Setup of job 101:
==> flow/design.v <==
module pixel_sort_asc (
	 input clk, reset, soft_rst,
	 input enable, 
	 input      [15:0] Pixel_in1, Pixel_in2, Pixel_in3, Pixel_in4 , Pixel_in5 , Pixel_in6, Pixel_in7, Pixel_in8,
	 output reg [15:0] Pixel_out1, Pixel_out2, Pixel_out3, Pixel_out4 , Pixel_out5 , Pixel_out6, Pixel_out7, Pixel_out8,    output reg valid_out
);
integer i, j;
reg [15:0] array [1:8]; 
reg [15:0] temp;
reg [15:0] in1, in2, in3, in4, in5, in6, in7, in8;
always @(posedge clk)
 begin
 if (reset)
     begin
	  in1 <= 0;
	  in2 <= 0; 
	  in3 <= 0; 
	  in4 <=	0;
	  in5 <=	0; 
	  in6 <=	0; 
	  in7 <=	0; 
	  in8 <=	0; 
	  valid_out <= 0; 
		 Pixel_out1 <= 0;
		 Pixel_out2 <= 0;
		 Pixel_out3 <= 0;
		 Pixel_out4 <= 0;
		 Pixel_out5 <= 0;
		 Pixel_out6 <= 0;
		 Pixel_out7 <= 0;
		 Pixel_out8 <= 0; 
	  end 
	  else if(soft_rst)
		 begin 
	    in1 <=  0;
		 in2 <=  0; 
	    in3 <=  0; 
	    in4 <=	0;
	    in5 <=	0; 
	    in6 <=	0; 
	    in7 <=	0; 
	    in8 <=	0; 
	    valid_out <= 0; 
		 Pixel_out1 <= 0;
		 Pixel_out2 <= 0;
		 Pixel_out3 <= 0;
		 Pixel_out4 <= 0;
		 Pixel_out5 <= 0;
		 Pixel_out6 <= 0;
		 Pixel_out7 <= 0;
		 Pixel_out8 <= 0; 
       end
		 else  if(enable)
		 begin
       valid_out <= 1;
		in1<= Pixel_in1;
		in2<= Pixel_in2; 
		in3<= Pixel_in3; 
		in4<= Pixel_in4;  
		in5<=	Pixel_in5; 
		in6<=	Pixel_in6; 
		in7<=	Pixel_in7; 
		in8<=	Pixel_in8; 
		 Pixel_out1 <= array[8];
		 Pixel_out2 <= array[7];
		 Pixel_out3 <= array[6];
		 Pixel_out4 <= array[5];
		 Pixel_out5 <= array[4];
		 Pixel_out6 <= array[3];
		 Pixel_out7 <= array[2];
		 Pixel_out8 <= array[1];
	  	end
		 else begin
		 valid_out <= 0;
		 in1 <=  0;
		 in2 <=  0; 
	    in3 <=  0; 
	    in4 <=	0;
	    in5 <=	0; 
	    in6 <=	0; 
	    in7 <=	0; 
	    in8 <=	0; 
		 Pixel_out1 <= 0;
		 Pixel_out2 <= 0;
		 Pixel_out3 <= 0;
		 Pixel_out4 <= 0;
		 Pixel_out5 <= 0;
		 Pixel_out6 <= 0;
		 Pixel_out7 <= 0;
		 Pixel_out8 <= 0; 
       end	
 end 
 always @(*)
  begin
 if (reset)
     begin
		 array[1] =  0; 
		 array[2] =	 0;
		 array[3] =  0;
		 array[4] =  0;
		 array[5] =  0;
		 array[6] =  0;
		 array[7] =  0;
		 array[8] =  0;
	  end 
	  else if(soft_rst)
		 begin 
	    array[1] =  0; 
		 array[2] =	 0;
		 array[3] =  0;
		 array[4] =  0;
		 array[5] =  0;
		 array[6] =  0;
		 array[7] =  0;
		 array[8] =  0;
	     end
	else  begin
			 array[1] =  Pixel_in1; 
			 array[2] =	 Pixel_in2;
			 array[3] =  Pixel_in3;
			 array[4] =  Pixel_in4;
			 array[5] =  Pixel_in5;
			 array[6] =  Pixel_in6;
			 array[7] =  Pixel_in7;
			 array[8] =  Pixel_in8;
 for ( i= 8; i>0; i=i-1) begin
		for(j=1; j<i; j=j+1) begin 
		 if (array[j] < array[j + 1])
          begin
            temp = array[j];
            array[j] = array[j + 1];
            array[j + 1] = temp;
				end
		   end
		end
	end
 end 
endmodule 
clock: 38.0 ns
lec_check: 0
cap_margin: 20
cell_pad_in_sites_global_placement: 1
core_aspect_ratio: 0.78
core_margin: 2
core_utilization: 40
min_routing_layer: met2
place_density_lb_addon: 0.11
setup_slack_margin: 1.0
slew_margin: 0
run.sh (not shown) runs the stock make flow with config.mk's settings and CLKGATE_MAP_FILE=.
Tool error GRT-0232 stopped job 101 during global routing; no final results.
Relative to job 101, the following input files were edited for job 102:
-- flow/config.mk --
<<< job 101, line 9
export CELL_PAD_IN_SITES_GLOBAL_PLACEMENT = 1
export CORE_ASPECT_RATIO = 0.78
>>> job 102, line 9
<<< job 101, line 13
export MIN_ROUTING_LAYER = met2
export PLACE_DENSITY_LB_ADDON = 0.11
>>> job 102, line 11
<<< job 101, line 16
export SLEW_MARGIN = 0
>>> job 102, line 12
export SLEW_MARGIN = 20
==> flow/constraint.sdc <==
create_clock -name core_clock -period 36.5 [get_ports {clk}]
set_input_delay 7.3000 -clock core_clock [delete_from_list [all_inputs] [get_ports {clk}]]
set_output_delay 7.3000 -clock core_clock [all_outputs]
set_load 0.01 [all_outputs]
### Flow results
Job 102: flow completed, timing, DRC and antenna clean. In the metrics for job 101 and job 102, the one carrying the higher post-CTS setup buffer count is job 102. Job 102 vs. job 101: area of the core region went up by 0.72%. Sequential element share of the synthesized area came out exactly the same in job 101 and job 102. Between job 101 and job 102, the full die area does not differ in any meaningful way. Looking at minimum setup slack after placement, job 102 sits 0.41 ns higher than job 101 does. As far as I/O pin total goes, job 101 and job 102 are indistinguishable; the numbers are identical.
## Diff of input files: job 103 against job 102
-- flow/config.mk --
<<< job 102, line 10
export CORE_UTILIZATION = 40
>>> job 103, line 10
export CORE_UTILIZATION = 62
export CTS_CLUSTER_SIZE = 99
<<< job 102, line 13
>>> job 103, line 14
export TNS_END_PERCENT = 10
==> flow/constraint.sdc <==
create_clock -name core_clock -period 18.3 [get_ports {clk}]
set_input_delay 3.6600 -clock core_clock [delete_from_list [all_inputs] [get_ports {clk}]]
set_output_delay 3.6600 -clock core_clock [all_outputs]
set_load 0.01 [all_outputs]
==> results <==
As the logs show, job 103 stopped at detailed placement after a tool error, so it never reached the end of the flow.
In summary, job 102 completed successfully, with a layout that passed the timing, DRC and antenna checks.
Area reported by Yosys stat came out exactly the same in job 102 and job 103.
[compare] base=job 102 new=job 103: synthesized netlist net count comparable; height of the die fell by 19%; core region area moved down.
Job 103 vs. job 102: starting utilization of the core area went up, die width went down.
On cell row count: job 103 sits below job 102.
In job 103 the die size turned out 22000 sq um lower than in job 102.
Setup changes, job 103 to job 104
-- flow/config.mk --
<<< job 103, line 10
export CORE_UTILIZATION = 62
export CTS_CLUSTER_SIZE = 99
export SETUP_SLACK_MARGIN = 1.0
>>> job 104, line 10
export CORE_UTILIZATION = 57
export SETUP_SLACK_MARGIN = -2.0
<<< job 103, line 14
export TNS_END_PERCENT = 10
>>> job 104, line 13
export TNS_END_PERCENT = 5
==> flow/constraint.sdc <==
create_clock -name core_clock -period 36.0 [get_ports {clk}]
set_input_delay 7.2000 -clock core_clock [delete_from_list [all_inputs] [get_ports {clk}]]
set_output_delay 7.2000 -clock core_clock [all_outputs]
set_load 0.01 [all_outputs]
==> results <==
Relative to job 103, the number of placement rows measured on job 104 has increased by a few percent.
There was hardly any difference in mapped cell area between job 104 and job 103.
Diff job 104..job 103 | simple-gate share of the synthesized area | unchanged
Initial core utilization down 5.1 points in job 104 wrt job 103
The higher final weighted congestion of routability-driven global placement of job 104 and job 103 is in job 103.
Nothing crashed in job 104 and all stages finished; the problem is that the final layout failed, the offending checks being setup timing.
Changes observed in job 104 relative to job 103: placeable core region rose 8.8%, width of the chip went up 8.5 um, chip footprint +3500 sq um.
